## run 1
// color_centroid
module color_centroid
  (
    input         clk,
    input         rst,           
    input  [2:0]  rgbfilter,     
    input         new_frame_i,   
    output [14:0] orig_addr,
    input  [11:0] orig_pxl,
    output        proc_we,
    output [14:0] proc_addr,
    output [11:0] proc_pxl,
    output [7:0]  centroid,
    output        new_centroid,
    output [2:0]  proximity
  );
Size in the first run: about 2800 cells after synthesis, about 22000 µm² of cells after synthesis.
clock: 2.97 ns
lec_check: 0
abc_area: 1
cap_margin: 0
core_margin: 2
core_utilization: 72
cts_cluster_diameter: 309
hold_slack_margin: -0.09
place_density: 0.63
setup_slack_margin: -0.2
slew_margin: 20
run.sh (not shown) runs the stock make flow with config.mk's settings and CLKGATE_MAP_FILE=.
The flow completed for run 1, but it is not clean: the layout still shows negative setup slack.
[inputs] run 2 vs run 1
==> flow/config.mk <==
export PLATFORM = sky130hd
export DESIGN_NAME = color_centroid
export DESIGN_NICKNAME = color_centroid
export VERILOG_FILES = /design/flow/design.v
export SDC_FILE = /design/flow/constraint.sdc
export NUM_CORES = 4
export LEC_CHECK = 0
export CAP_MARGIN = 20
export CORE_MARGIN = 2
export CORE_UTILIZATION = 40
export SLEW_MARGIN = 20
==> flow/constraint.sdc <==
create_clock -name core_clock -period 9.44 [get_ports {clk}]
set_input_delay 1.8880 -clock core_clock [delete_from_list [all_inputs] [get_ports {clk}]]
set_output_delay 1.8880 -clock core_clock [all_outputs]
set_load 0.01 [all_outputs]
## What came out
Run 2 reached the end of the flow, and the finished layout is clean on the timing, design-rule and antenna checks.
Run 1 had finished all stages when the layout checks came back failing, citing negative setup slack.
The run showing the smaller post-detailed-placement half-perimeter wirelength is run 2.
Wire length: run 2 lower than run 1
Run 2 vs run 1, capture point of the critical path: centroid_calc.centroid_o[7] vs centroid_calc.centroid_o[6]
Worst slew margin relative to its limit on run 2 is down relative to run 1.
Relative to run 1, the routed length on met2 of run 2 is lower by 6.5 mm.
Sequential fraction of total cell area was higher in run 2 than in run 1.
Per the comparison of run 2 with run 1, post-synth net total has decreased; XOR/XNOR share of the synthesized area has increased.
When run 2 is measured against run 1, its design internal power turns out about 66% lower.
Clock buffer instance count of the final layout (higher): run 2
The lower global-route wire length before repair came out of run 2.
On design area, run 1 loses to run 2.
## Diff of input files: run 3 against run 2
==> flow/constraint.sdc <==
create_clock -name core_clock -period 10.0 [get_ports {clk}]
set_input_delay 2.0000 -clock core_clock [delete_from_list [all_inputs] [get_ports {clk}]]
set_output_delay 2.0000 -clock core_clock [all_outputs]
set_load 0.01 [all_outputs]
## What came out
Against run 2, highest ir drop seen on vdd in run 3 came out worse. When run 3 is set beside run 2, its power spent charging and discharging nets turns out to be 5.0% smaller. [run 3 vs run 2] met3 layer usage reported by global route: lower in run 3. Post-layout period usage of the worst path | run 3 below run 2. Run 3 and run 2 ended up with roughly the same number of placed cells counting well taps. Changes observed in run 3 relative to run 2: number of vias after detailed routing rose by about 0.5%, final cell area excluding filler cells flat, cell area after placement neither gained nor lost much, remaining max-slew budget at the tightest pin grew by 8.4 points.
The following lists how run 4 was set up differently from run 3:
--- a/flow/config.mk
+++ b/flow/config.mk
@@ -8,4 +8,4 @@
 export CAP_MARGIN = 20
 export CORE_MARGIN = 2
-export CORE_UTILIZATION = 40
+export CORE_UTILIZATION = 70
 export SLEW_MARGIN = 20
==> flow/constraint.sdc <==
create_clock -name core_clock -period 7.55 [get_ports {clk}]
set_input_delay 1.5100 -clock core_clock [delete_from_list [all_inputs] [get_ports {clk}]]
set_output_delay 1.5100 -clock core_clock [all_outputs]
set_load 0.01 [all_outputs]
==> results <==
- Each of the runs, namely run 3 and run 4, reached the end of the flow and came out clean.
- On run 4: CTS buffer count is 8.7% lower than what run 3 gave.
- Going from run 3 to run 4, clock insertion delay at the later pin of the skew report went down by 40 ps; starting DRC count in detailed routing went up by 33%; initial antenna violation count went up by 1; critical path arrival went up by 50 ps; switching share of power went down by 1.2 points.
- Changes observed in run 4 relative to run 3: cell count went down 303, worst hold slack went up 8.5 ps, met2 layer wire length in the routed design went down about 2.1%.

* * *

== job 6607 ==
color_centroid again, from the RTL that the note above started with.
==> flow/design.v (excerpt) <==
module color_centroid
  (
    input         clk,
    input         rst,           
    input  [2:0]  rgbfilter,     
    input         new_frame_i,   
    output [14:0] orig_addr,
    input  [11:0] orig_pxl,
    output        proc_we,
    output [14:0] proc_addr,
    output [11:0] proc_pxl,
    output [7:0]  centroid,
    output        new_centroid,
    output [2:0]  proximity
  );
Settings: LEC_CHECK=0, ABC_AREA=0, CAP_MARGIN=0, CORE_MARGIN=2, CORE_UTILIZATION=72, CTS_CLUSTER_DIAMETER=100, HOLD_SLACK_MARGIN=-0.09, PLACE_DENSITY=0.63, SETUP_SLACK_MARGIN=-0.2, SLEW_MARGIN=40; clock period 2.97 ns.
The flow completed for job 6607, but it is not clean: the layout still shows negative setup slack.
Relative to job 6607, the following input files were edited for job 9868:
==> flow/config.mk <==
export PLATFORM = sky130hd
export DESIGN_NAME = color_centroid
export DESIGN_NICKNAME = color_centroid
export VERILOG_FILES = /design/flow/design.v
export SDC_FILE = /design/flow/constraint.sdc
export NUM_CORES = 4
export LEC_CHECK = 0
export CAP_MARGIN = 20
export CORE_MARGIN = 2
export CORE_UTILIZATION = 70
export SLEW_MARGIN = 20
==> flow/constraint.sdc <==
create_clock -name core_clock -period 4.41 [get_ports {clk}]
set_input_delay 0.8820 -clock core_clock [delete_from_list [all_inputs] [get_ports {clk}]]
set_output_delay 0.8820 -clock core_clock [all_outputs]
set_load 0.01 [all_outputs]
Results
- Job 9868 went all the way through the flow, and no timing, DRC or antenna check failed.
- Switching power summed over all nets, job 9868 vs job 6607: down by more than a quarter
- The kind of path behind the tightest hold check comes out in2reg in one run and reg2reg in the other, namely in job 6607 and job 9868 respectively.
- Taking job 6607 as 1.0, job 9868 lands at 0.928 on total non-filler cell area in the finished layout.
- Job 9868 vs job 6607: utilization after layout down in job 9868
- Job 9868 ended up with a lower buffers inserted during post-CTS setup optimization than job 6607 did.
- Taking job 6607 as the reference, in job 9868 wire length now smaller; smallest hold slack now larger.
- Slack of the critical path ends up higher on job 9868.
- Total power: job 9868 below job 6607
For job 178, these inputs were changed with respect to job 9868:
--- a/flow/config.mk
+++ b/flow/config.mk
@@ -6,6 +6,7 @@
 export NUM_CORES = 4
 export LEC_CHECK = 0
-export CAP_MARGIN = 20
+export CAP_MARGIN = 0
 export CORE_MARGIN = 2
-export CORE_UTILIZATION = 70
+export CORE_UTILIZATION = 40
+export MAX_ROUTING_LAYER = met4
 export SLEW_MARGIN = 20
==> flow/constraint.sdc <==
create_clock -name core_clock -period 10.0 [get_ports {clk}]
set_input_delay 2.0000 -clock core_clock [delete_from_list [all_inputs] [get_ports {clk}]]
set_output_delay 2.0000 -clock core_clock [all_outputs]
set_load 0.01 [all_outputs]
- Measured against each other, job 9868 and job 178 differ in number of ordinary and repair buffers in the finished layout, the higher figure coming from job 9868.
- Power attributed to sequential cells (job 178 vs. job 9868) decreases by more than half
- Compared with job 9868, job 178 shows a clock share of power that is 2.1 points higher.
- On first-pass GRT wire length, job 9868 and job 178 are basically level.
- [compare] base=job 9868 new=job 178: combinational share of power higher, post-route met1 wirelength higher, filler cell count higher.
- Of job 9868 and job 178, job 9868 shows the higher worst hold slack across all endpoints, with job 178 below it.
- As of job 178, detailed-route via count had fallen by a few percent compared to job 9868.
- Compared with job 9868, job 178 has extra setup slack.
- Against job 9868, final layout net count in job 178 fell slightly.
Power and IR drop assume default switching activity.
